## alu_top
module alu_top (
    input             clk,
    input      [7:0]  a,
    input      [7:0]  b,
    input      [3:0]  sel,
    output reg [15:0] out
);
Size: about 1400 cells after synthesis, about 36 flip-flops, ~37 I/O pins.
==> flow/config.mk <==
export PLATFORM = sky130hd
export DESIGN_NAME = alu_top
export DESIGN_NICKNAME = alu_top
export VERILOG_FILES = /design/flow/design.v
export SDC_FILE = /design/flow/constraint.sdc
export NUM_CORES = 4
export LEC_CHECK = 0
export CAP_MARGIN = 15
export CELL_PAD_IN_SITES_GLOBAL_PLACEMENT = 0
export CORE_ASPECT_RATIO = 1.04
export CORE_MARGIN = 2
export CORE_UTILIZATION = 67
export CTS_CLUSTER_SIZE = 89
export PLACE_DENSITY_LB_ADDON = 0.1
export SLEW_MARGIN = 40
export TNS_END_PERCENT = 60
==> flow/constraint.sdc <==
create_clock -name core_clock -period 27.0 [get_ports {clk}]
set_input_delay 5.4000 -clock core_clock [delete_from_list [all_inputs] [get_ports {clk}]]
set_output_delay 5.4000 -clock core_clock [all_outputs]
set_load 0.01 [all_outputs]
run.sh (not shown) runs the stock make flow with config.mk's settings and CLKGATE_MAP_FILE=.
The starting point completed, yet does not pass: setup timing.
Rerun with:
- ABC_AREA: default -> 1
- CAP_MARGIN: 15 -> 20
- CELL_PAD_IN_SITES_GLOBAL_PLACEMENT: 0 -> default
- CORE_ASPECT_RATIO: 1.04 -> default
- CORE_UTILIZATION: 67 -> 62
- CTS_CLUSTER_SIZE: 89 -> default
- PLACE_DENSITY_LB_ADDON: 0.1 -> default
- SLEW_MARGIN: 40 -> 20
- TNS_END_PERCENT: 60 -> default
- clock period: 27.0 -> 24.6 ns (I/O delays scaled with it)
With this change the flow finished with timing, DRC and antenna clean.
Worst hold slack got worse by 0.046 ns.
Core utilization decreases by 8.5 points.
Design area decreases by 2.1%.
Wire length decreases by 23%.
First-iteration DRC count decreases by 53%.
Global-route usage decreases by 7.4 points.
Count of clock-buffer cells in the layout is unchanged.
Critical path depth increases by 45.
Non-clock buffer count decreases by 50.
Rerun with:
- ABC_AREA: 1 -> default
- CORE_UTILIZATION: 62 -> 72
- CTS_CLUSTER_DIAMETER: default -> 391
- TNS_END_PERCENT: default -> 5
- clock period: 24.6 -> 17.3 ns (I/O delays scaled with it)
Effect: The new run stopped in detailed placement; die area came out lower by roughly a tenth; synthesized cell count came out lower by roughly a tenth; synthesized area stays flat.
Rerun with:
- CORE_UTILIZATION: 72 -> 64
- CTS_CLUSTER_DIAMETER: 391 -> default
- clock period: 17.3 -> 24.6 ns (I/O delays scaled with it)
The changed run never finished: it broke off in global routing.
Die size rose by 12%.
Area after synthesis is unchanged.
Synthesized cell count stays the same.

* * *

alu_top again, from the RTL that the note above started with.
export LEC_CHECK = 0
export CAP_MARGIN = 20
export CORE_MARGIN = 2
export CORE_UTILIZATION = 58
export CTS_CLUSTER_DIAMETER = 391
export CTS_CLUSTER_SIZE = 39
export SETUP_SLACK_MARGIN = 4.76
export SLEW_MARGIN = 20
create_clock -name core_clock -period 17.5 [get_ports {clk}]
The first run never finished: it broke off in global routing.
Change:
CORE_UTILIZATION = 72   (was 58)
CTS_CLUSTER_DIAMETER = not set   (was 391)
CTS_CLUSTER_SIZE = not set   (was 39)
PLACE_DENSITY = 0.39   (was not set)
SETUP_SLACK_MARGIN = 3.85   (was 4.76)
clock period = 17.3 ns   (was 17.5 ns; I/O delays follow)
- This time the run failed in detailed placement with DPL-0038
- synthesized cell count does not change
- area after synthesis does not change
- die size goes down by about a fifth
Change:
ABC_AREA = 1   (was not set)
CORE_UTILIZATION = 60   (was 72)
PLACE_DENSITY = not set   (was 0.39)
SETUP_SLACK_MARGIN = not set   (was 3.85)
clock period = 17.0 ns   (was 17.3 ns; I/O delays follow)
With this change the flow aborted during global routing on DPL-0038.
Die area increases by 19%.
Area after synthesis stays flat.
Synthesized cell count is higher by about 16%.

* * *

run A:
alu_top again, from the RTL that the note above started with.
clock: 21.9 ns
lec_check: 0
abc_area: 1
cap_margin: 20
core_margin: 2
core_utilization: 72
cts_cluster_diameter: 373
cts_cluster_size: 93
place_density: 0.44
slew_margin: 20
tns_end_percent: 5
Run A did not finish; a tool error ended it in global routing (5_1_grt).
### run A -> run B
--- a/flow/config.mk
+++ b/flow/config.mk
@@ -8 +7,0 @@
-export ABC_AREA = 1
@@ -11,4 +10 @@
-export CORE_UTILIZATION = 72
-export CTS_CLUSTER_DIAMETER = 373
-export CTS_CLUSTER_SIZE = 93
-export PLACE_DENSITY = 0.44
+export CORE_UTILIZATION = 65
@@ -16 +11,0 @@
-export TNS_END_PERCENT = 5
==> flow/constraint.sdc <==
create_clock -name core_clock -period 26.2 [get_ports {clk}]
set_input_delay 5.2400 -clock core_clock [delete_from_list [all_inputs] [get_ports {clk}]]
set_output_delay 5.2400 -clock core_clock [all_outputs]
set_load 0.01 [all_outputs]
## What came out
The mapped cell area was comparable across run A and run B.
Run B vs run A: number of cells in the yosys synthesis report down
Run B: flow complete, layout not clean; failing: negative setup slack
Relative to run A, the share of cell area taken by muxes after synthesis of run B is higher by 4.5 points.
Taking run A as the reference, in run B weighted congestion reported at the end of routability-driven placement decreased by about 4% relative to the old numbers; complex-gate fraction of the synthesized area grew by 12 points; mean instance size in the synthesized netlist picked up an extra about 16%; adder and majority cell fraction of the synthesized area closely matched the old numbers; xor/xnor share of the synthesized area comparable.
Between run B and run A, it is run B whose detailed-placement wirelength estimate is lower, by 10%.
Run A and run B ended up with roughly the same area of the synthesized netlist per yosys stat.
Compared to run A, run B was floorplanned on a bigger die.
Inputs modified between run B and run C:
--- a/flow/config.mk
+++ b/flow/config.mk
@@ -10,0 +11 @@
+export HOLD_SLACK_MARGIN = -0.08
@@ -11,0 +13 @@
+export TNS_END_PERCENT = 5
==> flow/constraint.sdc <==
create_clock -name core_clock -period 26.9 [get_ports {clk}]
set_input_delay 5.3800 -clock core_clock [delete_from_list [all_inputs] [get_ports {clk}]]
set_output_delay 5.3800 -clock core_clock [all_outputs]
set_load 0.01 [all_outputs]
[summary]
FAIL for each of run C and run B. Run C: flow complete, layout not clean; failing: negative setup slack. Cmp run C vs run B: cell area lower in run C. Multi-input logic portion of the cell area up 2.8 points in run C wrt run B.
For run D, these inputs were changed with respect to run C:
--- a/flow/config.mk
+++ b/flow/config.mk
@@ -10,2 +10,2 @@
-export CORE_UTILIZATION = 65
-export HOLD_SLACK_MARGIN = -0.08
+export CORE_UTILIZATION = 58
+export SETUP_SLACK_MARGIN = 4.76
@@ -13 +12,0 @@
-export TNS_END_PERCENT = 5
==> flow/constraint.sdc <==
create_clock -name core_clock -period 17.5 [get_ports {clk}]
set_input_delay 3.5000 -clock core_clock [delete_from_list [all_inputs] [get_ports {clk}]]
set_output_delay 3.5000 -clock core_clock [all_outputs]
set_load 0.01 [all_outputs]
[summary]
- What ended run D was a tool error in global routing (5_1_grt); the run never finished.
- From run C to run D the numbers moved as follows: height of the chip up about 6%, final HPWL from detailed placement up 16%, horizontal extent of the die up 7.5 um, number of placed cells counting well taps up about 22%, worst slack at placement down 8.04 ns.
- From run C to run D the numbers moved as follows: final RePlAce weighted congestion went down; die area picked up an extra about 12%.
### run D -> run E
--- a/flow/config.mk
+++ b/flow/config.mk
@@ -10,0 +11,2 @@
+export CTS_CLUSTER_DIAMETER = 28
+export MAX_ROUTING_LAYER = met4
Notes after the runs:
Seen in the log of run E: GRT-0183 during global routing (5_1_grt), after which the run never completed.
Diff run D..run E | mean area per synthesized cell | negligible
From run D to run E the numbers moved as follows: yosys synthesis chip area neither gained nor lost much; total cell area at the placement stage saw little to no change.
Run E -> run D: post-synthesis share of cell area spent on and, or, nand and nor gates delta 0, exact match
Against run D, pre-CTS setup slack in run E came out better.
